**design.v**
```verilog
module HA (S, Cout, A, B);
    output S;
    output Cout;
    input A;
    input B;
    xor (S, A, B);
    and (Cout, A, B);
endmodule
module FA (S, Cout, A, B, Cin);
    output S;
    output Cout;
    input A;
    input B;
    input Cin;
    wire ha1_S, ha1_Cout;
    wire ha2_Cout;
    HA ha1 (ha1_S, ha1_Cout, A, B);
    HA ha2 (S, ha2_Cout, ha1_S, Cin);
    or (Cout, ha2_Cout, ha1_Cout);
endmodule
module BoothRadix4 (
    output [15:0] Sign,
    output [16:0] PP7,
    output [16:0] PP6,
    output [16:0] PP5,
    output [16:0] PP4,
    output [16:0] PP3,
    output [16:0] PP2,
    output [16:0] PP1,
    output [16:0] PP0,
    input [15:0] InputA,              
    input [15:0] InputB               
);
    wire [16:0] tmp;
    wire [16:0] A;
    wire [16:0] _A;
    wire [16:0] A2;
    wire [16:0] _A2;
    assign A = (InputA[15] == 1'b1) ? {1'b1, InputA} : {1'b0, InputA};
    assign tmp = {InputB, 1'b0};
    assign A2 = A + A;
    assign _A = (~A + 1'b1);
    assign _A2 = (~A2 + 1'b1);
    assign PP0 = (tmp[2:0] == 3'b001) ? A :
            (tmp[2:0] == 3'b010) ? A :
            (tmp[2:0] == 3'b011) ? A2 :
            (tmp[2:0] == 3'b100) ? _A2 :
            (tmp[2:0] == 3'b101) ? _A :
            (tmp[2:0] == 3'b110) ? _A : 17'b0;
    buf (Sign[0], 1'b0);
    buf (Sign[1], PP0[16]);
    assign PP1 = (tmp[4:2] == 3'b001) ? A :
            (tmp[4:2] == 3'b010) ? A :
            (tmp[4:2] == 3'b011) ? A2 :
            (tmp[4:2] == 3'b100) ? _A2 :
            (tmp[4:2] == 3'b101) ? _A :
            (tmp[4:2] == 3'b110) ? _A : 17'b0;
    buf (Sign[2], 1'b0);
    buf (Sign[3], PP1[16]);
    assign PP2 = (tmp[6:4] == 3'b001) ? A :
            (tmp[6:4] == 3'b010) ? A :
            (tmp[6:4] == 3'b011) ? A2 :
            (tmp[6:4] == 3'b100) ? _A2 :
            (tmp[6:4] == 3'b101) ? _A :
            (tmp[6:4] == 3'b110) ? _A : 17'b0;
    buf (Sign[4], 1'b0);
    buf (Sign[5], PP2[16]);
    assign PP3 = (tmp[8:6] == 3'b001) ? A :
            (tmp[8:6] == 3'b010) ? A :
            (tmp[8:6] == 3'b011) ? A2 :
            (tmp[8:6] == 3'b100) ? _A2 :
            (tmp[8:6] == 3'b101) ? _A :
            (tmp[8:6] == 3'b110) ? _A : 17'b0;
    buf (Sign[6], 1'b0);
    buf (Sign[7], PP3[16]);
    assign PP4 = (tmp[10:8] == 3'b001) ? A :
            (tmp[10:8] == 3'b010) ? A :
            (tmp[10:8] == 3'b011) ? A2 :
            (tmp[10:8] == 3'b100) ? _A2 :
            (tmp[10:8] == 3'b101) ? _A :
            (tmp[10:8] == 3'b110) ? _A : 17'b0;
    buf (Sign[8], 1'b0);
    buf (Sign[9], PP4[16]);
    assign PP5 = (tmp[12:10] == 3'b001) ? A :
            (tmp[12:10] == 3'b010) ? A :
            (tmp[12:10] == 3'b011) ? A2 :
            (tmp[12:10] == 3'b100) ? _A2 :
            (tmp[12:10] == 3'b101) ? _A :
            (tmp[12:10] == 3'b110) ? _A : 17'b0;
    buf (Sign[10], 1'b0);
    buf (Sign[11], PP5[16]);
    assign PP6 = (tmp[14:12] == 3'b001) ? A :
            (tmp[14:12] == 3'b010) ? A :
            (tmp[14:12] == 3'b011) ? A2 :
            (tmp[14:12] == 3'b100) ? _A2 :
            (tmp[14:12] == 3'b101) ? _A :
            (tmp[14:12] == 3'b110) ? _A : 17'b0;
    buf (Sign[12], 1'b0);
    buf (Sign[13], PP6[16]);
    assign PP7 = (tmp[16:14] == 3'b001) ? A :
            (tmp[16:14] == 3'b010) ? A :
            (tmp[16:14] == 3'b011) ? A2 :
            (tmp[16:14] == 3'b100) ? _A2 :
            (tmp[16:14] == 3'b101) ? _A :
            (tmp[16:14] == 3'b110) ? _A : 17'b0;
    buf (Sign[14], 1'b0);
    buf (Sign[15], PP7[16]);
endmodule
module WallaceTree16X16Radix4 (
    output [31:0] OPA,
    output [31:0] OPB,
    input [16:0] PP7,
    input [16:0] PP6,
    input [16:0] PP5,
    input [16:0] PP4,
    input [16:0] PP3,
    input [16:0] PP2,
    input [16:0] PP1,
    input [16:0] PP0
);
    wire [16:0] A0S;
    wire [16:0] A0C;
    wire [16:0] A1S;
    wire [16:0] A1C;
    wire [17:0] B0S;
    wire [17:0] B0C;
    wire [16:0] B1S;
    wire [16:0] B1C;
    wire [22:0] C0S;
    wire [22:0] C0C;
    wire [24:0] D0S;
    wire [24:0] D0C;
    HA ha_A_0_0 (A0S[0], A0C[0], PP0[2], PP1[0]);
    HA ha_A_0_1 (A0S[1], A0C[1], PP0[3], PP1[1]);
    FA fa_A_0_2 (A0S[2], A0C[2], PP0[4], PP1[2], PP2[0]);
    FA fa_A_0_3 (A0S[3], A0C[3], PP0[5], PP1[3], PP2[1]);
    FA fa_A_0_4 (A0S[4], A0C[4], PP0[6], PP1[4], PP2[2]);
    FA fa_A_0_5 (A0S[5], A0C[5], PP0[7], PP1[5], PP2[3]);
    FA fa_A_0_6 (A0S[6], A0C[6], PP0[8], PP1[6], PP2[4]);
    FA fa_A_0_7 (A0S[7], A0C[7], PP0[9], PP1[7], PP2[5]);
    FA fa_A_0_8 (A0S[8], A0C[8], PP0[10], PP1[8], PP2[6]);
    FA fa_A_0_9 (A0S[9], A0C[9], PP0[11], PP1[9], PP2[7]);
    FA fa_A_0_10 (A0S[10], A0C[10], PP0[12], PP1[10], PP2[8]);
    FA fa_A_0_11 (A0S[11], A0C[11], PP0[13], PP1[11], PP2[9]);
    FA fa_A_0_12 (A0S[12], A0C[12], PP0[14], PP1[12], PP2[10]);
    FA fa_A_0_13 (A0S[13], A0C[13], PP0[15], PP1[13], PP2[11]);
    FA fa_A_0_14 (A0S[14], A0C[14], PP0[16], PP1[14], PP2[12]);
    HA ha_A_0_15 (A0S[15], A0C[15], PP1[15], PP2[13]);
    HA ha_A_0_16 (A0S[16], A0C[16], PP1[16], PP2[14]);
    HA ha_A_1_0 (A1S[0], A1C[0], PP3[2], PP4[0]);
    HA ha_A_1_1 (A1S[1], A1C[1], PP3[3], PP4[1]);
    FA fa_A_1_2 (A1S[2], A1C[2], PP3[4], PP4[2], PP5[0]);
    FA fa_A_1_3 (A1S[3], A1C[3], PP3[5], PP4[3], PP5[1]);
    FA fa_A_1_4 (A1S[4], A1C[4], PP3[6], PP4[4], PP5[2]);
    FA fa_A_1_5 (A1S[5], A1C[5], PP3[7], PP4[5], PP5[3]);
    FA fa_A_1_6 (A1S[6], A1C[6], PP3[8], PP4[6], PP5[4]);
    FA fa_A_1_7 (A1S[7], A1C[7], PP3[9], PP4[7], PP5[5]);
    FA fa_A_1_8 (A1S[8], A1C[8], PP3[10], PP4[8], PP5[6]);
    FA fa_A_1_9 (A1S[9], A1C[9], PP3[11], PP4[9], PP5[7]);
    FA fa_A_1_10 (A1S[10], A1C[10], PP3[12], PP4[10], PP5[8]);
    FA fa_A_1_11 (A1S[11], A1C[11], PP3[13], PP4[11], PP5[9]);
    FA fa_A_1_12 (A1S[12], A1C[12], PP3[14], PP4[12], PP5[10]);
    FA fa_A_1_13 (A1S[13], A1C[13], PP3[15], PP4[13], PP5[11]);
    FA fa_A_1_14 (A1S[14], A1C[14], PP3[16], PP4[14], PP5[12]);
    HA ha_A_1_15 (A1S[15], A1C[15], PP4[15], PP5[13]);
    HA ha_A_1_16 (A1S[16], A1C[16], PP4[16], PP5[14]);
    HA ha_B_0_0 (B0S[0], B0C[0], A0S[1], A0C[0]);
    HA ha_B_0_1 (B0S[1], B0C[1], A0S[2], A0C[1]);
    HA ha_B_0_2 (B0S[2], B0C[2], A0S[3], A0C[2]);
    FA fa_B_0_3 (B0S[3], B0C[3], A0S[4], A0C[3], PP3[0]);
    FA fa_B_0_4 (B0S[4], B0C[4], A0S[5], A0C[4], PP3[1]);
    FA fa_B_0_5 (B0S[5], B0C[5], A0S[6], A0C[5], A1S[0]);
    FA fa_B_0_6 (B0S[6], B0C[6], A0S[7], A0C[6], A1S[1]);
    FA fa_B_0_7 (B0S[7], B0C[7], A0S[8], A0C[7], A1S[2]);
    FA fa_B_0_8 (B0S[8], B0C[8], A0S[9], A0C[8], A1S[3]);
    FA fa_B_0_9 (B0S[9], B0C[9], A0S[10], A0C[9], A1S[4]);
    FA fa_B_0_10 (B0S[10], B0C[10], A0S[11], A0C[10], A1S[5]);
    FA fa_B_0_11 (B0S[11], B0C[11], A0S[12], A0C[11], A1S[6]);
    FA fa_B_0_12 (B0S[12], B0C[12], A0S[13], A0C[12], A1S[7]);
    FA fa_B_0_13 (B0S[13], B0C[13], A0S[14], A0C[13], A1S[8]);
    FA fa_B_0_14 (B0S[14], B0C[14], A0S[15], A0C[14], A1S[9]);
    FA fa_B_0_15 (B0S[15], B0C[15], A0S[16], A0C[15], A1S[10]);
    FA fa_B_0_16 (B0S[16], B0C[16], PP2[15], A0C[16], A1S[11]);
    HA ha_B_0_17 (B0S[17], B0C[17], PP2[16], A1S[12]);
    HA ha_B_1_0 (B1S[0], B1C[0], A1C[3], PP6[0]);
    HA ha_B_1_1 (B1S[1], B1C[1], A1C[4], PP6[1]);
    FA fa_B_1_2 (B1S[2], B1C[2], A1C[5], PP6[2], PP7[0]);
    FA fa_B_1_3 (B1S[3], B1C[3], A1C[6], PP6[3], PP7[1]);
    FA fa_B_1_4 (B1S[4], B1C[4], A1C[7], PP6[4], PP7[2]);
    FA fa_B_1_5 (B1S[5], B1C[5], A1C[8], PP6[5], PP7[3]);
    FA fa_B_1_6 (B1S[6], B1C[6], A1C[9], PP6[6], PP7[4]);
    FA fa_B_1_7 (B1S[7], B1C[7], A1C[10], PP6[7], PP7[5]);
    FA fa_B_1_8 (B1S[8], B1C[8], A1C[11], PP6[8], PP7[6]);
    FA fa_B_1_9 (B1S[9], B1C[9], A1C[12], PP6[9], PP7[7]);
    FA fa_B_1_10 (B1S[10], B1C[10], A1C[13], PP6[10], PP7[8]);
    FA fa_B_1_11 (B1S[11], B1C[11], A1C[14], PP6[11], PP7[9]);
    FA fa_B_1_12 (B1S[12], B1C[12], A1C[15], PP6[12], PP7[10]);
    FA fa_B_1_13 (B1S[13], B1C[13], A1C[16], PP6[13], PP7[11]);
    HA ha_B_1_14 (B1S[14], B1C[14], PP6[14], PP7[12]);
    HA ha_B_1_15 (B1S[15], B1C[15], PP6[15], PP7[13]);
    HA ha_B_1_16 (B1S[16], B1C[16], PP6[16], PP7[14]);
    HA ha_C_0_0 (C0S[0], C0C[0], B0S[1], B0C[0]);
    HA ha_C_0_1 (C0S[1], C0C[1], B0S[2], B0C[1]);
    HA ha_C_0_2 (C0S[2], C0C[2], B0S[3], B0C[2]);
    HA ha_C_0_3 (C0S[3], C0C[3], B0S[4], B0C[3]);
    HA ha_C_0_4 (C0S[4], C0C[4], B0S[5], B0C[4]);
    FA fa_C_0_5 (C0S[5], C0C[5], B0S[6], B0C[5], A1C[0]);
    FA fa_C_0_6 (C0S[6], C0C[6], B0S[7], B0C[6], A1C[1]);
    FA fa_C_0_7 (C0S[7], C0C[7], B0S[8], B0C[7], A1C[2]);
    FA fa_C_0_8 (C0S[8], C0C[8], B0S[9], B0C[8], B1S[0]);
    FA fa_C_0_9 (C0S[9], C0C[9], B0S[10], B0C[9], B1S[1]);
    FA fa_C_0_10 (C0S[10], C0C[10], B0S[11], B0C[10], B1S[2]);
    FA fa_C_0_11 (C0S[11], C0C[11], B0S[12], B0C[11], B1S[3]);
    FA fa_C_0_12 (C0S[12], C0C[12], B0S[13], B0C[12], B1S[4]);
    FA fa_C_0_13 (C0S[13], C0C[13], B0S[14], B0C[13], B1S[5]);
    FA fa_C_0_14 (C0S[14], C0C[14], B0S[15], B0C[14], B1S[6]);
    FA fa_C_0_15 (C0S[15], C0C[15], B0S[16], B0C[15], B1S[7]);
    FA fa_C_0_16 (C0S[16], C0C[16], B0S[17], B0C[16], B1S[8]);
    FA fa_C_0_17 (C0S[17], C0C[17], A1S[13], B0C[17], B1S[9]);
    HA ha_C_0_18 (C0S[18], C0C[18], A1S[14], B1S[10]);
    HA ha_C_0_19 (C0S[19], C0C[19], A1S[15], B1S[11]);
    HA ha_C_0_20 (C0S[20], C0C[20], A1S[16], B1S[12]);
    HA ha_C_0_21 (C0S[21], C0C[21], PP5[15], B1S[13]);
    HA ha_C_0_22 (C0S[22], C0C[22], PP5[16], B1S[14]);
    HA ha_D_0_0 (D0S[0], D0C[0], C0S[1], C0C[0]);
    HA ha_D_0_1 (D0S[1], D0C[1], C0S[2], C0C[1]);
    HA ha_D_0_2 (D0S[2], D0C[2], C0S[3], C0C[2]);
    HA ha_D_0_3 (D0S[3], D0C[3], C0S[4], C0C[3]);
    HA ha_D_0_4 (D0S[4], D0C[4], C0S[5], C0C[4]);
    HA ha_D_0_5 (D0S[5], D0C[5], C0S[6], C0C[5]);
    HA ha_D_0_6 (D0S[6], D0C[6], C0S[7], C0C[6]);
    HA ha_D_0_7 (D0S[7], D0C[7], C0S[8], C0C[7]);
    FA fa_D_0_8 (D0S[8], D0C[8], C0S[9], C0C[8], B1C[0]);
    FA fa_D_0_9 (D0S[9], D0C[9], C0S[10], C0C[9], B1C[1]);
    FA fa_D_0_10 (D0S[10], D0C[10], C0S[11], C0C[10], B1C[2]);
    FA fa_D_0_11 (D0S[11], D0C[11], C0S[12], C0C[11], B1C[3]);
    FA fa_D_0_12 (D0S[12], D0C[12], C0S[13], C0C[12], B1C[4]);
    FA fa_D_0_13 (D0S[13], D0C[13], C0S[14], C0C[13], B1C[5]);
    FA fa_D_0_14 (D0S[14], D0C[14], C0S[15], C0C[14], B1C[6]);
    FA fa_D_0_15 (D0S[15], D0C[15], C0S[16], C0C[15], B1C[7]);
    FA fa_D_0_16 (D0S[16], D0C[16], C0S[17], C0C[16], B1C[8]);
    FA fa_D_0_17 (D0S[17], D0C[17], C0S[18], C0C[17], B1C[9]);
    FA fa_D_0_18 (D0S[18], D0C[18], C0S[19], C0C[18], B1C[10]);
    FA fa_D_0_19 (D0S[19], D0C[19], C0S[20], C0C[19], B1C[11]);
    FA fa_D_0_20 (D0S[20], D0C[20], C0S[21], C0C[20], B1C[12]);
    FA fa_D_0_21 (D0S[21], D0C[21], C0S[22], C0C[21], B1C[13]);
    FA fa_D_0_22 (D0S[22], D0C[22], B1S[15], C0C[22], B1C[14]);
    HA ha_D_0_23 (D0S[23], D0C[23], B1S[16], B1C[15]);
    HA ha_D_0_24 (D0S[24], D0C[24], PP7[15], B1C[16]);
    assign OPA = {1'b0, PP7[16], D0S[24:0], C0S[0], B0S[0], A0S[0], PP0[1], PP0[0]};
    assign OPB = {1'b0, D0C[24:0], 6'b000000};
endmodule
module CarrySelectAdder3 (
    output [2:0] Sum,
    output Cout,
    input [2:0] A,
    input [2:0] B,
    input Cin
);
    wire [2:0] g, p, c0, c1, c;
    assign g = A & B;
    assign p = A | B;
    assign c0[0] = g[0];
    assign c0[1] = (p[1] & c0[0]) | g[1];
    assign c0[2] = (p[2] & c0[1]) | g[2];
    assign c1[0] = g[0] | p[0];
    assign c1[1] = (p[1] & c1[0]) | g[1];
    assign c1[2] = (p[2] & c1[1]) | g[2];
    assign c = (Cin ? c1 : c0);
    assign Sum = A ^ B ^ {c[1:0], Cin};
    assign Cout = c[2];
endmodule
module CarrySelectAdder4 (
    output [3:0] Sum,
    output Cout,
    input [3:0] A,
    input [3:0] B,
    input Cin
);
    wire [3:0] g, p, c0, c1, c;
    assign g = A & B;
    assign p = A | B;
    assign c0[0] = g[0];
    assign c0[1] = (p[1] & c0[0]) | g[1];
    assign c0[2] = (p[2] & c0[1]) | g[2];
    assign c0[3] = (p[3] & c0[2]) | g[3];
    assign c1[0] = g[0] | p[0];
    assign c1[1] = (p[1] & c1[0]) | g[1];
    assign c1[2] = (p[2] & c1[1]) | g[2];
    assign c1[3] = (p[3] & c1[2]) | g[3];
    assign c = (Cin ? c1 : c0);
    assign Sum = A ^ B ^ {c[2:0], Cin};
    assign Cout = c[3];
endmodule
module CarrySelectAdder5 (
    output [4:0] Sum,
    output Cout,
    input [4:0] A,
    input [4:0] B,
    input Cin
);
    wire [4:0] g, p, c0, c1, c;
    assign g = A & B;
    assign p = A | B;
    assign c0[0] = g[0];
    assign c0[1] = (p[1] & c0[0]) | g[1];
    assign c0[2] = (p[2] & c0[1]) | g[2];
    assign c0[3] = (p[3] & c0[2]) | g[3];
    assign c0[4] = (p[4] & c0[3]) | g[4];
    assign c1[0] = g[0] | p[0];
    assign c1[1] = (p[1] & c1[0]) | g[1];
    assign c1[2] = (p[2] & c1[1]) | g[2];
    assign c1[3] = (p[3] & c1[2]) | g[3];
    assign c1[4] = (p[4] & c1[3]) | g[4];
    assign c = (Cin ? c1 : c0);
    assign Sum = A ^ B ^ {c[3:0], Cin};
    assign Cout = c[4];
endmodule
module CarrySelectAdder6 (
    output [5:0] Sum,
    output Cout,
    input [5:0] A,
    input [5:0] B,
    input Cin
);
    wire [5:0] g, p, c0, c1, c;
    assign g = A & B;
    assign p = A | B;
    assign c0[0] = g[0];
    assign c0[1] = (p[1] & c0[0]) | g[1];
    assign c0[2] = (p[2] & c0[1]) | g[2];
    assign c0[3] = (p[3] & c0[2]) | g[3];
    assign c0[4] = (p[4] & c0[3]) | g[4];
    assign c0[5] = (p[5] & c0[4]) | g[5];
    assign c1[0] = g[0] | p[0];
    assign c1[1] = (p[1] & c1[0]) | g[1];
    assign c1[2] = (p[2] & c1[1]) | g[2];
    assign c1[3] = (p[3] & c1[2]) | g[3];
    assign c1[4] = (p[4] & c1[3]) | g[4];
    assign c1[5] = (p[5] & c1[4]) | g[5];
    assign c = (Cin ? c1 : c0);
    assign Sum = A ^ B ^ {c[4:0], Cin};
    assign Cout = c[5];
endmodule
module CarrySelectAdder7 (
    output [6:0] Sum,
    output Cout,
    input [6:0] A,
    input [6:0] B,
    input Cin
);
    wire [6:0] g, p, c0, c1, c;
    assign g = A & B;
    assign p = A | B;
    assign c0[0] = g[0];
    assign c0[1] = (p[1] & c0[0]) | g[1];
    assign c0[2] = (p[2] & c0[1]) | g[2];
    assign c0[3] = (p[3] & c0[2]) | g[3];
    assign c0[4] = (p[4] & c0[3]) | g[4];
    assign c0[5] = (p[5] & c0[4]) | g[5];
    assign c0[6] = (p[6] & c0[5]) | g[6];
    assign c1[0] = g[0] | p[0];
    assign c1[1] = (p[1] & c1[0]) | g[1];
    assign c1[2] = (p[2] & c1[1]) | g[2];
    assign c1[3] = (p[3] & c1[2]) | g[3];
    assign c1[4] = (p[4] & c1[3]) | g[4];
    assign c1[5] = (p[5] & c1[4]) | g[5];
    assign c1[6] = (p[6] & c1[5]) | g[6];
    assign c = (Cin ? c1 : c0);
    assign Sum = A ^ B ^ {c[5:0], Cin};
    assign Cout = c[6];
endmodule
module SquareRootCarrySelectAdder32 (
    output [31:0] Sum,
    output Cout,
    input [31:0] A,
    input [31:0] B,
    input Cin
);
    wire CoutA, CoutB, CoutC, CoutD, CoutE;
    CarrySelectAdder3 csa3 (Sum[2:0], CoutA, A[2:0], B[2:0], Cin);
    CarrySelectAdder4 csa4 (Sum[6:3], CoutB, A[6:3], B[6:3], CoutA);
    CarrySelectAdder5 csa5 (Sum[11:7], CoutC, A[11:7], B[11:7], CoutB);
    CarrySelectAdder6 csa6 (Sum[17:12], CoutD, A[17:12], B[17:12], CoutC);
    CarrySelectAdder7 csa7_0 (Sum[24:18], CoutE, A[24:18], B[24:18], CoutD);
    CarrySelectAdder7 csa7_1 (Sum[31:25], Cout, A[31:25], B[31:25], CoutE);
endmodule
module Mul (
    output [31:0] R,
    input [15:0] X,
    input [15:0] Y
);
    wire [16:0] PP0;
    wire [16:0] PP1;
    wire [16:0] PP2;
    wire [16:0] PP3;
    wire [16:0] PP4;
    wire [16:0] PP5;
    wire [16:0] PP6;
    wire [16:0] PP7;
    wire [31:0] OPA;
    wire [31:0] OPB;
    wire [15:0] Sign;
    wire [31:0] SignCompensate;
    wire [31:0] TmpResult;
    BoothRadix4 br4 (Sign, PP7, PP6, PP5, PP4, PP3, PP2, PP1, PP0, X, Y);
    WallaceTree16X16Radix4 wt16x16r4 (OPA, OPB, PP7, PP6, PP5, PP4, PP3, PP2, PP1, PP0);
    SquareRootCarrySelectAdder32 srcsa32_0 (.Sum(SignCompensate), .Cout(), .A({~Sign, 16'b0}), .B({15'b0, 1'b1, 16'b0}), .Cin(1'b0));
    SquareRootCarrySelectAdder32 srcsa32_1 (.Sum(TmpResult), .Cout(), .A(OPA), .B(OPB), .Cin(1'b0));
    wire [31:0] BoothResult;
    SquareRootCarrySelectAdder32 srcsa32_2 (.Sum(BoothResult), .Cout(), .A(TmpResult), .B(SignCompensate), .Cin(1'b0));
    wire [31:0] NegY15;
    assign NegY15 = (~{{16{Y[15]}}, Y} + 32'd1) << 15;
    assign R = (X == 16'h8000) ? NegY15 : BoothResult;
endmodule
module Outputer (
    output reg Ready,
    output reg Valid,
    output reg [31:0] R,
    input [31:0] tmpR,
    input Clk,
    input Rst
);
    reg [3:0] Counter;
    always @ (posedge Clk or negedge Rst) begin
        if (Rst == 1'b0) begin
            Counter <= 4'd8;
        end
        else if (Counter > 4'd0) begin
            Counter <= Counter - 1'b1;
        end
        else begin
            Counter <= 4'd8;
        end
    end
    always @ (posedge Clk) begin
        if (Counter == 4'd8) begin
            R <= 32'd0;
            Valid <= 1'b0;
            Ready <= 1'b1;
        end
        else if (Counter == 4'd0) begin
            R <= tmpR;
            Valid <= 1'b1;
            Ready <= 1'b0;
        end
        else begin
            R <= 32'd0;
            Valid <= 1'b0;
            Ready <= 1'b0;
        end
    end
endmodule
module multiplier (
    output Ready,
    output Valid,
    output [31:0] R,
    input [15:0] X,
    input [15:0] Y,
    input Clk,
    input Rst
);
    wire [31:0] tmpR;
    Mul mul_1 (tmpR, X, Y);
    Outputer o_0 (Ready, Valid, R, tmpR, Clk, Rst);
endmodule
module MulCheck (p, a, b);
    input signed [15:0] a, b;
    output signed [31:0] p;
    assign p = a * b;
endmodule
```
**run.sh**
```bash
#!/bin/bash
# the make line also repeats each setting of config.mk as NAME=value (left out here)
make -C /OpenROAD-flow-scripts/flow DESIGN_CONFIG=/design/flow/config.mk WORK_HOME=/design/flow/orfs CLKGATE_MAP_FILE= finish
```
**config.mk**
```make
export PLATFORM = sky130hd
export DESIGN_NAME = multiplier
export DESIGN_NICKNAME = multiplier
export VERILOG_FILES = /design/flow/design.v
export SDC_FILE = /design/flow/constraint.sdc
export NUM_CORES = 4
export LEC_CHECK = 0
export ABC_AREA = 0
export CAP_MARGIN = 20
export CELL_PAD_IN_SITES_DETAIL_PLACEMENT = 2
export CORE_ASPECT_RATIO = 1.0
export CORE_MARGIN = 2
export CORE_UTILIZATION = 36
export MIN_ROUTING_LAYER = met1
export SETUP_SLACK_MARGIN = -0.56
export SLEW_MARGIN = 20
```
**constraint.sdc**
```tcl
create_clock -name core_clock -period 9.62 [get_ports {Clk}]
set_input_delay 1.9240 -clock core_clock [delete_from_list [all_inputs] [get_ports {Clk}]]
set_output_delay 1.9240 -clock core_clock [all_outputs]
set_load 0.01 [all_outputs]
```
==> run notes, run 1 <==
Flow results.

- Per the post-synthesis stats, the area per cell is 7.190 sq um.
- The aggregate global-route resource usage is 76.34%.
- The stat command in Yosys gives a chip area of 11330 sq um.
- For reference, the top cells by area after synthesis are fa_1 (15%), ha_1 (12%), a21oi_1 (6.5%), dfxtp_1 (6.0%), inv_1 (5.7%).
- The floorplan report gives the top-level pin count as 68.
- The net count after synthesis is 1802.
- Counting the buffers created by CTS gives 5.
- The largest non-sequential cell family by area is AND-OR/OR-AND gates.
- The die outline height is 181.4 um.
- The share of synthesized area spent on multiplexers is 1.778%.
- The proportion of register bits with asynchronous set or reset after synthesis is 10.53%.
- The most used flip-flop cell after synthesis is dfxtp_1.
- The number of storage elements in the synthesis netlist is 38.
- The total clock sinks is 38.
- The flow did not finish.
- The most repeated cell in the gate-level netlist after synthesis is inv_1.
- In this run, the synthesized area fraction spent on and/or/nand/nor cells is recorded as 16.20%.
- The number of port buffers is 67.
- The floorplan core area is 30830 sq um.
- Yosys mapped the design onto 78 distinct sky130hd cell types.
- After its last routability iteration, the placer logged a weighted congestion of 1.025.
- The share of the core area taken by cells at floorplan is 36.76%.
- The remaining global-route overflow is 309.
- Of the post-synthesis cell area, the dominant cell type holds 15.19%.
- Of the total synthesized cell area, the portion taken by XOR and XNOR cells is 6.647%.
- Row generation in the floorplan step produced 64 rows.
- The root buffer cell chosen for the clock tree is clkbuf_16.
- The yosys stat cell total is 1576.
- The post-synthesis instance area is 11330 sq um.
- The area share of fa/ha/maj cells after synthesis is 27.07%.
- The first error in the log reads "[ERROR GRT-0116] Global routing finished with congestion. Check the congestion regions in the DRC Viewer".
- The total of hold buffers inserted after clock tree synthesis is 0.
- The count of library flops with an enable pin is 0.
- By count the netlist is led by inv_1 (173), nor2_1 (157), a21oi_1 (147).
- The cell-mix breakdown from Yosys lists the compound-gate area share as 30.23%.
- The wire-length estimate of the detail-placed layout is 66.50 mm.
- The count of mapped cells out of synthesis is 1576.
- The cell accounting for the most synthesized area is fa_1.
- The terminating stage of the flow is 5_1_grt.
- In this run the number of H-tree levels came out at 2.
- In this run, placement finished with an instance count of 2249.
- The deepest clock path buffer count is 2.
- The area of the die is 32910 sq um.
- The warning tally printed by Yosys for this design is 1.
- The register share after synthesis is 6.901%.
- The width of the die is 181.4 um.
metal layers:
layer / GRT overflow / track usage (%)
met1: 1 / 74.77
met2: 161 / 93.53
met3: 2 / 62.92
met4: 145 / 75.02
met5: 0 / 34.07
through the flow:
stage / area [sq um] / TNS, ns / setup WS [ns] / hold slack, ns / util (%)
floorplan: 11500 / -9.187 / -2.403 / 0.4660 / -
global placement: 14760 / -17.10 / -3.016 / 0.4875 / 47.87
detailed placement: 14760 / -30.69 / -4.433 / 0.5407 / 47.87
CTS: 15730 / -11.85 / -2.647 / 0.5512 / 51.02
timing repair:
action,in CTS
hold endpoints to repair,0
pin swaps,74
buffers inserted,30
endpoints found under the setup margin,13
resized,148
==> run 2, diff against run 1 <==
- ABC_AREA: 0 -> 1
- CELL_PAD_IN_SITES_DETAIL_PLACEMENT: 2 -> not set
- CORE_ASPECT_RATIO: 1.0 -> not set
- CORE_UTILIZATION: 36 -> 66
- CTS_CLUSTER_DIAMETER: not set -> 28
- CTS_CLUSTER_SIZE: not set -> 70
- MIN_ROUTING_LAYER: met1 -> not set
- SETUP_SLACK_MARGIN: -0.56 -> 2.14
- clock period: 9.62 -> 8.75 ns (I/O delays scaled with it)
==> run notes, run 2 <==
Flow results.

- The flow did not finish.
- The terminating stage of the flow is 4_1_cts.
- The first error in the log reads "[ERROR DPL-0033] detailed placement checks failed during check placement".
- The most repeated cell in the gate-level netlist after synthesis is inv_1.
- The share of Yosys cell area claimed by the top area cell type is 18.21%.
- The chip area from the yosys synthesis statistics is 9454 sq um.
- For reference, the top logic cell family by area is adder cells.
- In this run, the synthesized area fraction spent on adder and majority cells is recorded as 32.24%.
- The area fraction in and, or, nand and nor cells after synthesis is 16.65%.
- Per the post-synthesis report, the number of cells in the design is 1344.
- Logged for this run, the post-placement worst setup slack is -3.035 ns.
- The number of placed instances, taps included is 1803.
- For this run, the number of Yosys warnings is 1.
- For this run, the register share of the synthesized area comes to 8.272%.
- The row count is 43.
- The cell area that synthesis handed to floorplanning was 9454 sq um.
- Buffers placed on the I/O ports in this run total 67.
- The initial standard-cell utilization of the core is 67.85%.
- The post-synthesis area per instance is 7.034 sq um.
- The synthesized netlist contains 55 unique library cells.
- The number of storage elements in the synthesis netlist is 38.
- The floorplan core area is 13930 sq um.
- The width of the die is 123.7 um.
- Summing the areas of all xor and xnor instances in the mapped netlist gives 3.137% of the synthesized area.
- The post-place instance area is 12450 sq um.
- The placer congestion estimate is 1.091.
- For reference, compound AND-OR and OR-AND cells occupy 25.62% of the area reported after synthesis.
- The most used flip-flop cell after synthesis is dfxtp_1.
- The overall die size recorded for this design is 15300 sq um.
- The main area contributors are fa_1 (18%), ha_1 (14%), inv_1 (10%), dfxtp_1 (7.2%), o21ai_0 (7.1%).
- The count of pins on the block boundary is 68.
- The yosys stat cell total is 1344.
- The proportion of register bits with asynchronous set or reset after synthesis is 10.53%.
- The floorplan net count is 1570.
- The die outline height is 123.7 um.
- By count the netlist is led by inv_1 (254), nand2_1 (166), o21ai_0 (135).
- Of the post-synthesis cell area, the part taken by muxes is 0%.
- The cell accounting for the most synthesized area is fa_1.
- Note, the detailed placer reported a final HPWL of 30.71 mm.
- The count of library flops with an enable pin is 0.
==> run 3, diff against run 2 <==
- ABC_AREA: 1 -> not set
- CORE_UTILIZATION: 66 -> 63
- CTS_CLUSTER_DIAMETER: 28 -> 226
- CTS_CLUSTER_SIZE: 70 -> 99
- SETUP_SLACK_MARGIN: 2.14 -> not set
- clock period: 8.75 -> 10.7 ns (I/O delays scaled with it)
==> run notes, run 3 <==
Physical implementation.

- The floorplan net count is 1802.
- The parity-gate share of the synthesized area counting xor and xnor cells is 6.647%.
- The cell depth of the worst min-delay path is 1.
- The class of the worst hold path is reg -> reg.
- Detailed routing inserted a total of 14710 vias.
- The sequential fraction of design power is 2.7%.
- STA classifies the critical path endpoint as a flip-flop.
- The half-perimeter wire length after detailed placement is 38.27 mm.
- Pins over their slew limit in the final report were tallied at 0.
- Of the synthesized area, sequential elements account for 6.901%.
- Subtracting the final worst setup slack from the clock period gives 12.53 ns.
- The floorplan has 49 rows.
- The maximum number of pins on one net before global-route repair is 45.
- The leakage power figure is 6.816 nW.
- The internal power component is 2.526 mW.
- At the floorplan stage, the core utilization is reported as 63.74%.
- The CTS root buffer is clkbuf_16.
- For the final database, setup skew stands at 0.008259 ns.
- The first-pass GRT wire length is 77.79 mm.
- The capture point of the critical path is o_0.R[31]$_SDFF_PP0_.
- The count of library flops with an enable pin is 0.
- Of the combinational cells, the family taking the most area is AND-OR/OR-AND gates.
- Dividing total power by cell area gives a power density of 355.9 nW/um^2.
- Per report_power, the combinational group accounts for 93.5% of the total.
- The count of mapped cells out of synthesis is 1576.
- The number of port buffers is 67.
- The number of design rule violations left after detail routing is 0.
- 68 I/O pins were placed.
- The area fraction in and, or, nand and nor cells after synthesis is 16.20%.
- For this run, the number of standard cells in the final layout without fillers is 2064.
- Per the OpenROAD power report, switching power amounts to 2.779 mW.
- Per the OpenROAD floorplan log, the height of the die is 138.1 um.
- The floorplan core area is 17780 sq um.
- The endpoint of the worst hold path is o_0.Counter[0]$_DFF_PN0_.
- Combinational power for this build is 4.96 mW.
- For this run, the slowest stage of the critical path takes 0.55 ns.
- Setup repair after global routing could not meet its margin everywhere.
- The post-CTS hold buffer count recorded in the log is 0.
- After synthesis, the share of cell area in mux cells is 1.778%.
- The cell count of the worst reg-to-reg path is 5.
- The iteration count recorded for the first detailed-route pass is 17.
- The most used flip-flop cell after synthesis is dfxtp_1.
- The highest fanout seen on the critical path is 4.
- The final wirelength is 53.27 mm.
- The worst reg-to-reg setup slack is 7.87 ns.
- Of the available clock period, the critical path in the final layout requires 117.1%.
- The number of levels the H-tree was split into is 2.
- The yosys stat cell total is 1576.
- The critical path contains buffers and inverters numbering 10 combined.
- The startpoint-to-endpoint class of the critical path is in -> reg.
- Including well taps, the total number of placed cells is 2039.
- In this run the most critical hold path is launched from o_0.Counter[0]$_DFF_PN0_.
- The biggest power consumer among the groups is combinational logic.
- After synthesis, the cell types taking the most area are fa_1 (15%), ha_1 (12%), a21oi_1 (6.5%), dfxtp_1 (6.0%), inv_1 (5.7%).
- The via count of the first global-routing pass is 14010.
- For this run the aggregate overflow at the end of global routing stands at 0.
- The relative slew slack is 26.38%.
- The post-synthesis area per instance is 7.190 sq um.
- The logic depth of the worst path, buffers included is 58.
- The flow ran to the end, but the layout failed its checks.
- The area added between synthesis and finish is 31.52%.
- In this run, power in flip-flops and latches comes to 0.142 mW.
- The accumulated negative setup slack is -5.231 ns.
- The clock insertion delay at the later pin of the skew report is 0.30 ns.
- The critical register-to-register path endpoint is o_0.R[22]$_SDFF_PP0_.
- The chip area from the yosys synthesis statistics is 11330 sq um.
- Per the CTS log, the buffer count on the longest clock path is 2.
- The clock group share of total power is 3.9%.
- The tool warning count for the run is 64.
- The detail-routed via count per cell is 7.128.
- On the reported timing paths, the clock transition at the registers reads 0.07 ns.
- The number of antenna violations at the first check in global routing is 1.
- The total clock sinks is 38.
- The most repeated cell in the gate-level netlist after synthesis is inv_1.
- Per the synthesis report, the number of distinct cell types is 78.
- The CTS tree is yes.
- The aggregate global-route resource usage is 51.72%.
- The most used cell along the critical path is a21oi_2.
- Detailed-route iteration 0 reported a violation count of 3389.
- The count of max-cap constraint violations is 0.
- The clock buffer count from CTS is 5.
- The peak ir drop on the vdd network is 0.0006766 V.
- Dividing the detail-routed wire length by the instance count gives 25.81 um.
- In the synthesized netlist, the cells that appear most often are inv_1 (173), nor2_1 (157), a21oi_1 (147).
- The arrival time of data at the worst endpoint is listed as 12.68 ns.
- Per the synthesis report, the dominant area consumer among library cells is fa_1.
- RePlAce ended its routability-driven mode at a weighted congestion of 1.086.
- Summing the areas of all fa, ha and maj instances in the mapped netlist gives 27.07% of the synthesized area.
- The count of antenna-violating nets left after detailed routing is 0.
- The fmax is 0.07983 GHz.
- On the critical path the largest part of the delay comes from adder cells.
- The critical path endpoint has a required time of 10.85 ns.
- The worst-margin pin slew is 1.096 ns.
- The layout filler cell count is 1101.
- Per the synth stats, the proportion of register bits with asynchronous set or reset is 10.53%.
- The startpoint of the most critical setup path is X[1].
- Of the total power, the share spent switching nets is 52.39%.
- The number of storage elements in the synthesis netlist is 38.
- The slowest stage cell on the critical path is fa_1.
- The floorplan step defined a die boundary enclosing 19080 sq um.
- The share of Yosys cell area claimed by the top area cell type is 15.19%.
- The end-of-flow timing check tallies setup violations at 7.
- The post-synthesis instance area is 11330 sq um.
- The compound-cell area share of the yosys netlist is 30.23%.
- The startpoint type of the worst setup path is a primary input.
- Endpoints failing hold in the final report were tallied at 0.
- The die is 138.1 um wide.
- The checks that failed: negative setup slack.
- The synthesis report lists the Yosys warning total as 1.
- The worst reg2reg path startpoint is o_0.Counter[0]$_DFF_PN0_.
- The final worst slack is -1.826 ns.
- Power attributed to the clock group is 0.205 mW.
- For this run, the post-layout net count is 2059.
[run 3: cell type report]
type / count / area [sq um] / share of cell area (%)
clock inverters: 3 / 68.82 / 0.4617
multi-input cells: 1213 / 9728 / 65.27
diodes: 1 / 2.502 / 0.01679
repair buffers: 400 / 3242 / 21.75
clock buffers: 5 / 125.1 / 0.8395
flip-flops and latches: 38 / 782.0 / 5.247
inverters: 175 / 669.4 / 4.491
well taps: 229 / 286.5 / 1.922
[run 3: what timing repair did]
action / in CTS / in global routing
resized: 69 / 36
pin swaps: 52 / 16
buffers inserted: 13 / 3
setup endpoints to repair: 8 / 8
[run 3: metrics by stage]
stage	cell area, sq um	power, mW	hold WS, ns	utilization [%]	setup slack (ns)
final	14900	5.305	0.5296	83.83	-1.826
after floorplan	11480	2.605	0.4660	-	-1.582
after global placement	14240	3.685	0.4851	80.08	-2.041
after detailed placement	14240	3.931	0.5144	80.08	-2.507
after global routing	14900	5.627	0.5478	83.81	-2.196
after CTS	14720	4.468	0.5255	82.79	-1.200
[run 3: per-layer routing]
metal	track usage, %	up-vias	part of all wire [%]
li1	-	6007	-
met4	37.76	0	11
met2	79.23	1496	41
met1	61.80	6629	32
met5	0	-	0
met3	15.41	581	16
==> run 4, diff against run 3 <==
- ABC_AREA: not set -> 0
- CELL_PAD_IN_SITES_DETAIL_PLACEMENT: not set -> 0
- CORE_UTILIZATION: 63 -> 72
- CTS_CLUSTER_DIAMETER: 226 -> 119
- CTS_CLUSTER_SIZE: 99 -> 60
- GPL_ROUTABILITY_DRIVEN: not set -> 0
- HOLD_SLACK_MARGIN: not set -> -0.1
- MAX_ROUTING_LAYER: not set -> met4
- PLACE_DENSITY_LB_ADDON: not set -> 0.0
- SETUP_SLACK_MARGIN: not set -> 2.69
- SLEW_MARGIN: 20 -> 30
- TNS_END_PERCENT: not set -> 85
- clock period: 10.7 -> 15.0 ns (I/O delays scaled with it)
==> run notes, run 4 <==
Flow results.

- Synthesis produced 1576 cells.
- The floorplan core area is 15310 sq um.
- By area, the combinational part of the netlist is dominated by AND-OR/OR-AND gates.
- The most repeated cell in the gate-level netlist after synthesis is inv_1.
- For reference, the mux area share after synthesis is 1.778%.
- The proportion of register bits with asynchronous set or reset after synthesis is 10.53%.
- Buffers inserted to repair hold after CTS numbered 0.
- The most used flip-flop cell after synthesis is dfxtp_1.
- The H-tree was split into 2 levels.
- The flow stopped in 5_1_grt.
- The register share after synthesis is 6.901%.
- The synthesized design devotes to its leading area cell type 15.19% of total area.
- In the synthesized netlist, the cells that appear most often are inv_1 (173), nor2_1 (157), a21oi_1 (147).
- The largest total area in the synthesized netlist belongs to fa_1.
- 68 I/O pins were placed.
- The parity-gate share of the synthesized area counting xor and xnor cells is 6.647%.
- Post-synthesis, Yosys gives the total cell area as 11330 sq um.
- Of the total synthesized cell area, the portion taken by full adders, half adders and majority gates is 27.07%.
- The number of storage elements in the synthesis netlist is 38.
- The number of placed instances, taps included is 1778.
- The placement report lists the number of port buffers as 67.
- The CTS root buffer is clkbuf_16.
- The deepest clock path buffer count is 2.
- The number of cells reported by Yosys stat comes to 1576.
- The initial standard-cell utilization of the core is 74.00%.
- The count of library flops with an enable pin is 0.
- Synthesis instantiated 78 different standard cells from the library.
- The post-synthesis area per instance is 7.190 sq um.
- For this run, the number of Yosys warnings is 1.
- The flow did not finish.
- Per the post-synthesis report, the nets total 1802.
- The floorplan has 45 rows.
- The area fraction in and, or, nand and nor cells after synthesis is 16.20%.
- The total clock sinks is 38.
- Before any placement, the netlist area is recorded as 11330 sq um.
- From left edge to right edge, the die measures 129.5 um.
- The half-perimeter wire length after detailed placement is 31.59 mm.
- The compound-cell area share of the yosys netlist is 30.23%.
- The die outline height is 129.5 um.
- The area of the die is 16760 sq um.
- Buffers inserted during clock tree synthesis total 5.
- For reference, the top cells by area after synthesis are fa_1 (15%), ha_1 (12%), a21oi_1 (6.5%), dfxtp_1 (6.0%), inv_1 (5.7%).
## run 4: stage by stage
| step | area (sq um) | hold WS (ns) | setup WS, ns | utilization, % |
|---|---|---|---|---|
| after floorplan | 11480 | 0.4660 | 1.857 | - |
| after global placement | 12300 | 0.4896 | 0.7020 | 80.34 |
| after detailed placement | 12300 | 0.5097 | 0.1966 | 80.34 |
| after CTS | 13230 | 0.5177 | 2.320 | 86.41 |
## run 4: repair_timing
| item | 4_1_cts |
|---|---|
| gates cloned | 0 |
| endpoints found under the setup margin | 8 |
| resized | 109 |
| hold endpoints to repair | 0 |
| setup buffers | 45 |
| pin swaps | 67 |
==> run 5, diff against run 4 <==
- CAP_MARGIN: 20 -> 30
- CELL_PAD_IN_SITES_GLOBAL_PLACEMENT: not set -> 1
- CORE_MARGIN: 2 -> 4
- CORE_UTILIZATION: 72 -> 17
- CTS_CLUSTER_DIAMETER: 119 -> 196
- CTS_CLUSTER_SIZE: 60 -> 98
- GPL_ROUTABILITY_DRIVEN: 0 -> 1
- GPL_TIMING_DRIVEN: not set -> 0
- HOLD_SLACK_MARGIN: -0.1 -> 0.09
- PLACE_DENSITY_LB_ADDON: 0.0 -> 0.1
- SETUP_SLACK_MARGIN: 2.69 -> 2.99
- SLEW_MARGIN: 30 -> 0
- TNS_END_PERCENT: 85 -> 45
==> run notes, run 5 <==
Physical implementation.

- The remaining global-route overflow is 0.
- The via count of the first global-routing pass is 12840.
- The switching portion of total power is 52.04%.
- The area added between synthesis and finish is 32.22%.
- The finished layout cell area is 14980 sq um.
- The leakage power figure is 6.011 nW.
- In this run, CTS created clock tree buffers numbering 5.
- The relative slew slack is 27.20%.
- Setup repair after global routing could not meet its margin everywhere.
- The startpoint-to-endpoint class of the critical path is in -> reg.
- The mapped netlist covers 11330 sq um.
- The count of nets after finishing is 1949.
- The half-perimeter wire length after detailed placement is 61.35 mm.
- On the critical path the data arrives at 13.88 ns.
- The slowest stage cell on the critical path is xnor2_1.
- The sequential fraction of design power is 2.8%.
- The timing report notes that buffer and inverter cells on the critical path total 6.
- The area of the die is 70850 sq um.
- In the final report, the number of hold violations comes to 0.
- After synthesis, the largest family of logic cells by area is AND-OR/OR-AND gates.
- Walking the critical path from launch to capture passes 48 cell instances.
- Per STA, the endpoint of the critical path is o_0.R[31]$_SDFF_PP0_.
- The most used flip-flop cell after synthesis is dfxtp_1.
- The count of warnings emitted by yosys is 1.
- The clock insertion delay at the later pin of the skew report is 0.33 ns.
- The sequential-cell power consumption is 0.101 mW.
- The critical register-to-register path endpoint is o_0.R[22]$_SDFF_PP0_.
- The parity-gate share of the synthesized area counting xor and xnor cells is 6.647%.
- The stage delay of the slowest cell on the critical path is 0.78 ns.
- The total of hold buffers inserted after clock tree synthesis is 0.
- Internal power comes to 1.757 mW.
- The first-pass GRT wire length is 106.3 mm.
- The placer congestion estimate is 0.9251.
- The critical path endpoint category is a flip-flop.
- Along the worst path, the maximum fanout reaches 10.
- The count of max-cap constraint violations is 0.
- The number of antenna violations at the first check in global routing came to 0.
- The count of nets left with antenna violations once routing finished came out at 0.
- The clock group power is 0.140 mW.
- The worst reg2reg path startpoint is o_0.Counter[3]$_DFF_PN1_.
- The area share of fa/ha/maj cells after synthesis is 27.07%.
- Looking at the gate-level netlist, the highest instance count belongs to inv_1.
- The commonest cells after synthesis are inv_1 (173), nor2_1 (157), a21oi_1 (147).
- The count of pins on the block boundary is 68.
- Timing would allow up to 0.07336 GHz.
- Yosys attributes the largest share of cell area to fa_1 (15%), ha_1 (12%), a21oi_1 (6.5%), dfxtp_1 (6.0%), inv_1 (5.7%).
- The aggregate global-route resource usage is 22.00%.
- The post-synthesis area per instance is 7.190 sq um.
- The report gives the cell count of the worst hold path as 1.
- The dominant power group in this design is combinational logic.
- The number of storage elements in the synthesis netlist is 38.
- The area fraction in and, or, nand and nor cells after synthesis is 16.20%.
- According to the hold report, the worst path is of the reg -> reg type.
- The register share after synthesis is 6.901%.
- Across all register-to-register paths, the minimum setup slack is 12.42 ns.
- The CTS tree is yes.
- The initial standard-cell utilization of the core is 17.21%.
- The share of the cycle needed by the critical path after routing is 90.88%.
- The tree is rooted in a clkbuf_16.
- The proportion of register bits with asynchronous set or reset after synthesis is 10.53%.
- The post-synth count of flops with an enable pin is 0.
- The final hold slack is 0.5033 ns.
- The startpoint type of the worst setup path is a primary input.
- The worst-margin pin slew is 1.092 ns.
- The run finished with no timing, DRC or antenna violations.
- The startpoint of the most critical setup path is X[4].
- The total power divided by cell area is 244.5 nW/um^2.
- The setup clock skew after layout is 0.006371 ns.
- The distinct cell type count after synthesis is 78.
- The post-place instance area is 13560 sq um.
- The critical path endpoint has a required time of 15.24 ns.
- The post-CTS clock slew at the launch and capture registers of the worst setup and hold paths is 0.07 ns.
- For reference, compound AND-OR and OR-AND cells occupy 30.23% of the area reported after synthesis.
- The number of setup violations in the final report is 0.
- The routed length per instance is 30.03 um.
- The endpoint of the worst hold path is o_0.Counter[0]$_DFF_PN0_.
- The family with the most delay on the worst path is adder cells.
- The count of mapped cells out of synthesis is 1576.
- The vias after detailed routing is 12970.
- The worst register-to-register path has a depth of 6.
- TritonCTS reports the number of clock sinks as 38.
- The worst path needs 13.63 ns of the cycle, external delays included.
- At floorplan, the net count of the design was reported as 1802.
- The share of Yosys cell area claimed by the top area cell type is 15.19%.
- The peak ir drop on the vdd network is 0.0002813 V.
- The synthesized netlist was found by Yosys to have 1576 cells.
- The initial detailed-routing violation count is 1328.
- Entering global routing, the biggest net connects 14 pins.
- Row generation in the floorplan step produced 94 rows.
- In the post-route report, total wirelength is listed as 77.77 mm.
- The cell accounting for the most synthesized area is fa_1.
- The number of levels the H-tree was split into is 2.
- The script parses the final routing iteration and logs DRC violations as 0.
- The share of synthesized area spent on multiplexers is 1.778%.
- Power comes to 3.663 mW.
- The iteration tally of the first detailed-router pass is 6.
- The number of port buffers is 57.
- The core region is 65860 sq um.
- Per the CTS log, the buffer count on the longest clock path is 2.
- The start point of the worst min-delay path is o_0.Counter[0]$_DFF_PN0_.
- The post-layout utilization of the core is 22.75%.
- The die outline height is 266.2 um.
- In this run the horizontal extent of the chip is 266.2 um.
- For reference, the final report shows the max-slew violation count at 0.
- The combinational power is 3.42 mW.
- The combinational group share of total power is 93.4%.
- Warnings raised by the tools during the run amount to 61.
- The switching component of the power was reported as 1.906 mW.
- The routed design shows a via density per instance of 5.008.
- The chip area line in the Yosys stat output reads 11330 sq um.
- The clock group share of total power is 3.8%.
## run 5: timing repair
| action | 4_1_cts | 5_1_grt |
|---|---|---|
| setup endpoints to repair | 14 | 8 |
| pin swaps | 57 | 38 |
| buffers inserted | 36 | 20 |
| gates resized | 120 | 77 |
## run 5: per-layer routing
layer / up-vias / wire length [um] / GRT usage, %
li1: 5788 / - / -
met1: 6508 / 34590 / 28.95
met2: 546 / 34840 / 33.81
met3: 130 / 4589 / 3.334
met4: 0 / 3748 / 9.061
met5: - / 0 / -
## run 5: area by class of cell
cell class,count,area (sq um)
Timing Repair Buffer,140,1384
Multi-Input combinational cell,1213,10170
Antenna cell,2,5.005
Tap cell,864,1081
Inverter,175,679.4
Clock inverter,3,45.04
Clock buffer,5,125.1
Sequential cell,38,782.0
Buffer,150,714.4
Fill cell,7421,50880
## run 5: stage by stage
stage / TNS [ns] / instances / setup WS, ns
final: 0 / 2590 / 1.368
after global routing: 0 / 2588 / 0.8747
after CTS: 0 / 2567 / 1.244
after detailed placement: -2.718 / 2523 / -1.620
after global placement: -5.810 / 2497 / -2.131
after floorplan: 0 / 1576 / 1.857
==> run 6, diff against run 5 <==
- CAP_MARGIN: 30 -> 35
- CELL_PAD_IN_SITES_GLOBAL_PLACEMENT: 1 -> not set
- CORE_MARGIN: 4 -> 10
- CORE_UTILIZATION: 17 -> 55
- CTS_CLUSTER_DIAMETER: 196 -> 260
- GPL_ROUTABILITY_DRIVEN: 1 -> 0
- GPL_TIMING_DRIVEN: 0 -> not set
- HOLD_SLACK_MARGIN: 0.09 -> -0.1
- PLACE_DENSITY: not set -> 0.38
- PLACE_DENSITY_LB_ADDON: 0.1 -> not set
- SETUP_SLACK_MARGIN: 2.99 -> not set
- SLEW_MARGIN: 0 -> 5
- TNS_END_PERCENT: 45 -> 5
==> run notes, run 6 <==
Physical implementation.

- The number of design rule violations left after detail routing is 0.
- The layout filler cell count is 1936.
- The CTS tree is yes.
- The critical path endpoint has a required time of 15.22 ns.
- The endpoint of the worst hold path is o_0.Counter[0]$_DFF_PN0_.
- The startpoint of the most critical setup path is X[1].
- The count of nets after finishing is 1831.
- The worst path in the final design needs a cycle of 14.19 ns, including I/O delays and setup.
- The cell count of the worst reg-to-reg path is 5.
- The clock group power is 0.147 mW.
- The setup clock skew after layout is 0.003254 ns.
- The worst hold path begins at o_0.Counter[0]$_DFF_PN0_.
- After synthesis, the netlist uses 78 different library cells.
- The last timing report of the flow puts the setup violation total at 0.
- The proportion of register bits with asynchronous set or reset after synthesis is 10.53%.
- The pre-antenna-repair detailed-routing pass consisted of 8 iterations.
- The capture point of the critical path was reported as o_0.R[31]$_SDFF_PP0_.
- The slowest stage cell on the critical path is or4b_4.
- The remaining global-route overflow is 0.
- The aggregate global-route resource usage is 34.64%.
- The logic depth of the worst path, buffers included is 52.
- The wire length recorded after detailed routing is 46.26 mm.
- The deepest clock path buffer count is 2.
- Grouping stages by cell kind, the critical path spends the most delay in adder cells.
- The count of warnings emitted by yosys is 1.
- The combinational group share of total power is 90.3%.
- Summing over the stages, the warning tally comes to 60.
- The register share after synthesis is 6.901%.
- The area of the die is 26750 sq um.
- Dividing the detail-routed via count by the number of cells gives 6.802.
- The net switching power of the design is 1.376 mW.
- In this run, post-CTS hold repair placed 0 buffers.
- The maximum number of pins on one net before global-route repair is 50.
- The critical register-to-register path endpoint is o_0.R[1]$_SDFF_PP0_.
- Port buffering added 67 buffers.
- The first-pass GRT wire length is 70.46 mm.
- The row count is 52.
- The startpoint type of the worst setup path is a primary input.
- Sorting the synthesized cells by how often they occur yields inv_1 (173), nor2_1 (157), a21oi_1 (147).
- After layout, the worst path uses 94.58% of the clock period.
- The parity-gate share of the synthesized area counting xor and xnor cells is 6.647%.
- On the critical path the data arrives at 14.41 ns.
- The fmax is 0.07048 GHz.
- The total buffers and inverters traversed by the critical path is 6.
- The run finished with no timing, DRC or antenna violations.
- The via count of the first global-routing pass is 11770.
- The synthesized design contains 0 enable-type register cells.
- The violation tally recorded at the end of detailed-routing iteration 0 is 1957.
- The worst-margin pin slew is 1.018 ns.
- The compound-cell area share of the yosys netlist is 30.23%.
- The clock insertion delay at the later pin of the skew report is 0.30 ns.
- The number of antenna violations at the first check in global routing was 1.
- The area share of fa/ha/maj cells after synthesis is 27.07%.
- Cell internal power was estimated by the tool at 1.166 mW.
- The count of pins on the block boundary is 68.
- In the floorplan report the effective utilization is 56.00%.
- The area fraction in and, or, nand and nor cells after synthesis is 16.20%.
- The biggest power consumer among the groups is combinational logic.
- The half-perimeter wire length after detailed placement is 34.82 mm.
- The area taken by flip-flops and latches is 782.0 sq um.
- The die outline height is 163.5 um.
- The clock tree has to reach 38 sinks.
- The post-synthesis area per instance is 7.190 sq um.
- Yosys stat counts 1576 cells in the synthesized netlist.
- The worst reg-to-reg setup slack is 12.46 ns.
- Summed over all combinational cells, the power is 2.29 mW.
- Per the post-synthesis report, the nets total 1802.
- The cell depth of the worst min-delay path is 1.
- The worst reg2reg path startpoint is o_0.Counter[0]$_DFF_PN0_.
- The clock network burns 5.8% of the power.
- The final hold slack is 0.5080 ns.
- The number of hold violations in the final report is 0.
- The share of Yosys cell area claimed by the top area cell type is 15.19%.
- The switching portion of total power is 54.12%.
- TritonCTS created 5 clock buffers.
- Max fanout on the critical path was recorded as 8.
- The multi-input combinational cells in the finished layout cover a total of 9323 sq um.
- Adding up every negative setup slack in the final design gives 0 ns.
- Per report_power, the sequential group accounts for 4.0% of the total.
- The power report lists the sequential group at 0.101 mW.
- The critical path endpoint category is a flip-flop.
- The count of max-cap constraint violations is 0.
- The width of the die is 163.5 um.
- Per STA, the highest per-stage delay on the worst path measures 0.57 ns.
- The floorplan core area is 20230 sq um.
- The number of levels the H-tree was split into is 2.
- In this run the clock root is driven by a clkbuf_16.
- After synthesis, the share of cell area in mux cells is 1.778%.
- The leakage power figure is 5.608 nW.
- The number of storage elements in the synthesis netlist is 38.
- For this sky-water flow run, the detailed-routed wirelength per cell is reported as 24.65 um.
- The peak ir drop on the vdd network is 0.0003133 V.
- In the post-synthesis netlist, the biggest area contributors are fa_1 (15%), ha_1 (12%), a21oi_1 (6.5%), dfxtp_1 (6.0%), inv_1 (5.7%).
- The class of the worst hold path is reg -> reg.
- Setup repair after global routing left no endpoint under its margin.
- The count of final max-slew check failures is 0.
- The count of mapped cells out of synthesis is 1576.
- The total power divided by cell area is 199.6 nW/um^2.
- Yosys reports a chip area of 11330 sq um.
- The count of antenna-violating nets left after detailed routing is 0.
- The cell type that accounts for the most area after synthesis is fa_1.
- Looking at the cell usage after synthesis, the top flip-flop cell is dfxtp_1.
- The mapped netlist covers 11330 sq um.
- The synthesis stats list as the most numerous cell inv_1.
- The vias after detailed routing is 12770.
- Clock-pin slew was measured on the worst setup and hold paths at 0.07 ns.
- The area added between synthesis and finish is 12.37%.
- The largest non-sequential cell family by area is AND-OR/OR-AND gates.
- The startpoint-to-endpoint class of the critical path is in -> reg.
- The worst-case max-slew headroom was logged as 31.88%.
run 6: layout make-up:
cell class / instances / share of cell area (%)
inverter: 175 / 5.159
tap: 270 / 2.653
timing repair buffer: 172 / 11.29
clock buffer: 5 / 0.9826
multi-input combinational: 1213 / 73.21
clock inverter: 3 / 0.5404
sequential: 38 / 6.141
antenna: 1 / 0.01965
run 6: through the flow:
stage	cell area [sq um]	cells	util (%)	total power, mW	worst slack [ns]
6_report	12730	1877	62.93	2.542	0.8125
5_1_grt	12730	1877	62.93	2.842	0.03275
4_1_cts	12680	1875	62.69	2.474	0.5256
3_5_place_dp	12490	1867	61.73	2.311	0.2366
3_3_place_gp	12480	1866	61.67	2.255	0.5357
2_1_floorplan	11330	1576	-	1.770	1.140
run 6: timing repair:
item | CTS | global route
endpoints found under the setup margin | 0 | 1
buffers inserted | 0 | 1
gates resized | 0 | 9
run 6: layer usage:
metal  vias to the layer above  part of all wire [%]  wire length, um  GRT usage, %
met5                         -                     0                0             -
met4                         0                   7.7             3574         20.43
met3                       270                    13             6209         9.036
met2                      1073                    42            19580         50.78
met1                      5882                    37            16900         42.11
li1                       5542                     -                -             -
==> run 7, diff against run 6 <==
- ABC_AREA: 0 -> 1
- CAP_MARGIN: 35 -> 20
- CORE_MARGIN: 10 -> 2
- CORE_UTILIZATION: 55 -> 70
- CTS_CLUSTER_DIAMETER: 260 -> 297
- CTS_CLUSTER_SIZE: 98 -> 94
- HOLD_SLACK_MARGIN: -0.1 -> 0.24
- PLACE_DENSITY: 0.38 -> not set
- SETUP_SLACK_MARGIN: not set -> 2.11
- SLEW_MARGIN: 5 -> 30
- TNS_END_PERCENT: 5 -> 95
- clock period: 15.0 -> 16.0 ns (I/O delays scaled with it)
==> run notes, run 7 <==
Flow results.

- After synthesis, the netlist uses 55 different library cells.
- Counting flops and latches in the post-synthesis netlist gives 38.
- Yosys attributes the largest share of cell area to fa_1 (18%), ha_1 (14%), inv_1 (10%), dfxtp_1 (7.2%), o21ai_0 (7.1%).
- The last reported worst endpoint of the global-route repair pass is o_0.R[31]$_SDFF_PP0_/D.
- The via count of the first global-routing pass is 10110.
- The number of levels the H-tree was split into is 2.
- fa_1 takes more of the synthesized area than any other cell.
- The tool reported: "[ERROR DRT-0255] Maze Route cannot find path of net Clk in worker of routeBox ( 96600 0 ) ( 120215 48300 )".
- The count of pins on the block boundary is 68.
- The floorplan step defined a die boundary enclosing 14450 sq um.
- The first-pass GRT wire length is 52.00 mm.
- Per the GRT congestion report, total overflow comes to 0.
- The count of mapped cells out of synthesis is 1344.
- The row count is 42.
- The floorplan core area is 13190 sq um.
- Looking at the clock tree report, the maximum root-to-sink buffer count equals 2.
- The count of warnings emitted by yosys is 1.
- Summed over all nets, the half-perimeter wirelength after detailed placement is 24.09 mm.
- Total global-route track usage over all layers is 47.59%.
- Yosys reports that the leading cell type by area covers 18.21% of the netlist area.
- The CTS report gives the tree buffer count as 5.
- The most common cell in the synthesized netlist is inv_1.
- The number of port buffers is 67.
- The area fraction in and, or, nand and nor cells after synthesis is 16.65%.
- Measured along the x axis, the die boundary spans 120.2 um.
- The stage where the run came to a stop is 5_2_route.
- In the Yosys report, the sequential cells make up 8.272% of the chip area.
- The yosys stat cell total is 1344.
- The post-synthesis area per instance is 7.034 sq um.
- The compound-cell area share of the yosys netlist is 25.62%.
- Buffers inserted to repair hold after CTS numbered 0.
- The proportion of register bits with asynchronous set or reset after synthesis is 10.53%.
- Yosys reports the multiplexer fraction of the synthesized area as 0%.
- The CTS root buffer is clkbuf_16.
- Among all flip-flop cells after synthesis, the most frequent one is dfxtp_1.
- The die outline height is 120.2 um.
- The initial utilization of the core area, before any placement, comes to 71.68%.
- After the last repair the worst path ends at a sequential cell input.
- The tree built by TritonCTS fans out to 38 sinks.
- The maximum number of pins on one net before global-route repair is 27.
- In the synthesized netlist, the dominant kind of combinational cell is adder cells.
- The number of nets handed over by synthesis was 1570.
- Summing every instance area after synthesis gives 9454 sq um.
- The number of antenna violations at the first check in global routing is 0.
- After synthesis, the chip area reported by Yosys is 9454 sq um.
- The flow did not finish.
- The post-synth count of flops with an enable pin is 0.
- Summing the areas of all fa, ha and maj instances in the mapped netlist gives 32.24% of the synthesized area.
- The commonest cells after synthesis are inv_1 (254), nand2_1 (166), o21ai_0 (135).
- The parity-gate share of the synthesized area counting xor and xnor cells is 3.137%.
[run 7: per-stage QoR]
step	setup WS [ns]	hold WS (ns)	area, sq um	utilization, %	std cells
floorplan	3.172	0.4270	9454	-	1344
detailed placement	1.317	0.4632	10170	77.14	1535
global placement	1.548	0.4435	10170	77.14	1535
global route	1.925	0.4905	10820	82.06	1578
CTS	2.136	0.4695	10410	78.89	1546
[run 7: metal layers]
metal  track usage, %
met5                -
met3            19.01
met1            55.32
met4            30.16
met2            68.54
[run 7: repair_timing]
action                     4_1_cts  5_1_grt
setup buffers                    3       30
gates resized                   16       72
pin swaps                        0       11
gates cloned                     0        2
setup endpoints to repair        2        5
Power and IR drop assume default switching activity.
